## ifft_top
module ifft_top 
     (
         input   wire           clk           ,                 
         input   wire           rst           ,                 
		 input   wire           ifft_enable   ,                 
		 input   wire  [15:0]   in_0_real     ,                 
         input   wire  [15:0]   in_1_real     ,                 
         input   wire  [15:0]   in_2_real     ,                 
         input   wire  [15:0]   in_3_real     ,                 
         input   wire  [15:0]   in_4_real     ,                 
         input   wire  [15:0]   in_5_real     ,                 
         input   wire  [15:0]   in_6_real     ,                 
         input   wire  [15:0]   in_7_real     ,                 
         input   wire  [15:0]   in_8_real     ,                 
         input   wire  [15:0]   in_9_real     ,                 
         input   wire  [15:0]   in_10_real    ,                 
         input   wire  [15:0]   in_11_real    ,                 
		 input   wire  [15:0]   in_0_imag     ,                 
         input   wire  [15:0]   in_1_imag     ,                 
         input   wire  [15:0]   in_2_imag     ,                 
         input   wire  [15:0]   in_3_imag     ,                 
         input   wire  [15:0]   in_4_imag     ,                 
         input   wire  [15:0]   in_5_imag     ,                 
         input   wire  [15:0]   in_6_imag     ,                 
         input   wire  [15:0]   in_7_imag     ,                 
         input   wire  [15:0]   in_8_imag     ,                 
         input   wire  [15:0]   in_9_imag     ,                 
         input   wire  [15:0]   in_10_imag    ,                 
         input   wire  [15:0]   in_11_imag    ,                 
		 output  wire  [15:0]   ifft_out_real ,                 
		 output  wire  [15:0]   ifft_out_imag ,                 
		 output  wire           finish                          
     );
For scale: about 1,200 flip-flops, roughly 420 I/O pins.
Settings: LEC_CHECK=0, CAP_MARGIN=20, CELL_PAD_IN_SITES_GLOBAL_PLACEMENT=1, CORE_ASPECT_RATIO=1.12, CORE_MARGIN=2, CORE_UTILIZATION=60, CTS_CLUSTER_SIZE=65, GPL_ROUTABILITY_DRIVEN=0, GPL_TIMING_DRIVEN=1, MAX_ROUTING_LAYER=met5, MIN_ROUTING_LAYER=met1, PLACE_DENSITY_LB_ADDON=0.01, SETUP_SLACK_MARGIN=2.65, SLEW_MARGIN=15, TNS_END_PERCENT=40; clock period 9.11 ns.
run.sh (not shown) runs the stock make flow with config.mk's settings and CLKGATE_MAP_FILE=.
The baseline completed and failed the layout checks on negative setup slack.
==> next run, changes <==
- CORE_UTILIZATION: 60 -> 47
- CTS_CLUSTER_SIZE: 65 -> 61
- PLACE_DENSITY: not set -> 0.42
- PLACE_DENSITY_LB_ADDON: 0.01 -> not set
- TNS_END_PERCENT: 40 -> 100
- clock period: 9.11 -> 12.9 ns (I/O delays scaled with it)
Effect:
- The changed run produced a layout that fails on negative setup slack
- global-route usage fell by 7.1 points
- design area fell by 1.7%
- power fell by 28%
- clock power fell by 26%
- wire length rose by 3.6%
- final cell count rose by 2.6%
- non-clock buffer count fell by 199
- area after synthesis does not change
==> next run, changes <==
- ABC_AREA: not set -> 1
- CELL_PAD_IN_SITES_GLOBAL_PLACEMENT: 1 -> 0
- CORE_UTILIZATION: 47 -> 58
- GPL_ROUTABILITY_DRIVEN: 0 -> 1
- clock period: 12.9 -> 13.4 ns (I/O delays scaled with it)
What happened: This time the run passed the timing, DRC and antenna checks. Design area goes up by 0.79%. Final cell count rises by 3.1%. Setup slack improved by 1.1 ns. Hold slack is worse by 0.022 ns. Count of clock-buffer cells in the layout goes up by 4. Sequential share of layout area falls by 0.26 points.
==> next run, changes <==
- ABC_AREA: 1 -> not set
- CORE_UTILIZATION: 58 -> 71
- CTS_CLUSTER_SIZE: 61 -> 65
- MAX_ROUTING_LAYER: met5 -> met4
- PLACE_DENSITY: 0.42 -> not set
- PLACE_DENSITY_LB_ADDON: not set -> 0.01
- SETUP_SLACK_MARGIN: 2.65 -> -0.55
- TNS_END_PERCENT: 100 -> 40
- clock period: 13.4 -> 7.48 ns (I/O delays scaled with it)
The changed run reached the layout checks and failed them: negative setup slack.
Clock skew came out lower by 0.055 ns.
Register-to-register slack got worse by 7.2 ns.
Area after synthesis came out lower by 2.3%.
Global-route usage came out higher by 16 points.
Core utilization came out higher by 19 points.
Total power came out higher by 80%.
==> next run, changes <==
- ABC_AREA: not set -> 1
- CORE_UTILIZATION: 71 -> 58
- CTS_CLUSTER_SIZE: 65 -> 61
- GPL_ROUTABILITY_DRIVEN: 1 -> 0
- PLACE_DENSITY: not set -> 0.42
- PLACE_DENSITY_LB_ADDON: 0.01 -> not set
- SETUP_SLACK_MARGIN: -0.55 -> 2.65
- TNS_END_PERCENT: 40 -> 100
- clock period: 7.48 -> 13.4 ns (I/O delays scaled with it)
What happened:
- This time the run went through all stages and came out clean
- routed wire length came out lower by roughly a tenth
- sequential share of layout area goes up by 0.57 points
- worst hold slack improves by 0.029 ns
- clock skew rises by 0.039 ns
- power goes down by well over a third
- area after synthesis climbs by a few percent
- cell area came out lower slightly
- non-clock buffer count decreases by 611
- first-iteration DRC count falls by well over a third
- final cell count climbs by a little under a tenth
==> next run, changes <==
- ABC_AREA: 1 -> not set
- CELL_PAD_IN_SITES_GLOBAL_PLACEMENT: 0 -> not set
- CORE_ASPECT_RATIO: 1.12 -> not set
- CTS_CLUSTER_SIZE: 61 -> not set
- GPL_ROUTABILITY_DRIVEN: 0 -> not set
- GPL_TIMING_DRIVEN: 1 -> not set
- MAX_ROUTING_LAYER: met4 -> not set
- MIN_ROUTING_LAYER: met1 -> not set
- PLACE_DENSITY: 0.42 -> not set
- SETUP_SLACK_MARGIN: 2.65 -> 2.52
- SLEW_MARGIN: 15 -> 20
- TNS_END_PERCENT: 100 -> not set
- clock period: 13.4 -> 8.72 ns (I/O delays scaled with it)
The changed run ran to the end with violations: negative setup slack.
Worst setup slack gets worse by 4.5 ns.
Via count is lower by a few percent.
Final area climbs by a few percent.
Cell count fell by a few percent.
Area after synthesis fell by a few percent.
Worst hold slack got worse by 0.034 ns.

* * *

Setup of old:
ifft_top again, from the RTL that the note above started with.
clock: 22.1 ns
lec_check: 0
abc_area: 0
cap_margin: 20
cell_pad_in_sites_global_placement: 0
core_margin: 2
core_utilization: 65
cts_cluster_diameter: 116
hold_slack_margin: 0.13
max_routing_layer: met5
place_density_lb_addon: 0.25
setup_slack_margin: 1.21
slew_margin: 20
tns_end_percent: 65
Having completed the whole flow, old delivered a layout that passed the timing, DRC and antenna checks.
What new does differently from old at the input level:
==> flow/config.mk <==
export PLATFORM = sky130hd
export DESIGN_NAME = ifft_top
export DESIGN_NICKNAME = ifft_top
export VERILOG_FILES = /design/flow/design.v
export SDC_FILE = /design/flow/constraint.sdc
export NUM_CORES = 4
export LEC_CHECK = 0
export CAP_MARGIN = 20
export CORE_MARGIN = 2
export CORE_UTILIZATION = 52
export SLEW_MARGIN = 20
export TNS_END_PERCENT = 10
==> flow/constraint.sdc <==
create_clock -name core_clock -period 13.3 [get_ports {clk}]
set_input_delay 2.6600 -clock core_clock [delete_from_list [all_inputs] [get_ports {clk}]]
set_output_delay 2.6600 -clock core_clock [all_outputs]
set_load 0.01 [all_outputs]
- [flow] new | stages: complete | final checks: fail | reason: setup timing
- Compared with old, in new standard cell area after detailed placement up about 3.7%; power went up 3.2 mW.
- new vs old, fraction of met2 tracks used by global routing went down by 6.8 points.
- When the final numbers for new and old were put side by side, the maximum fanout count along the critical path turned out to be greater in old.
- The internal power of the cells of new is higher than that of old.
- new ended with more height of the die than old.
Power figures rest on the tool's default switching activity, not on a simulated workload.
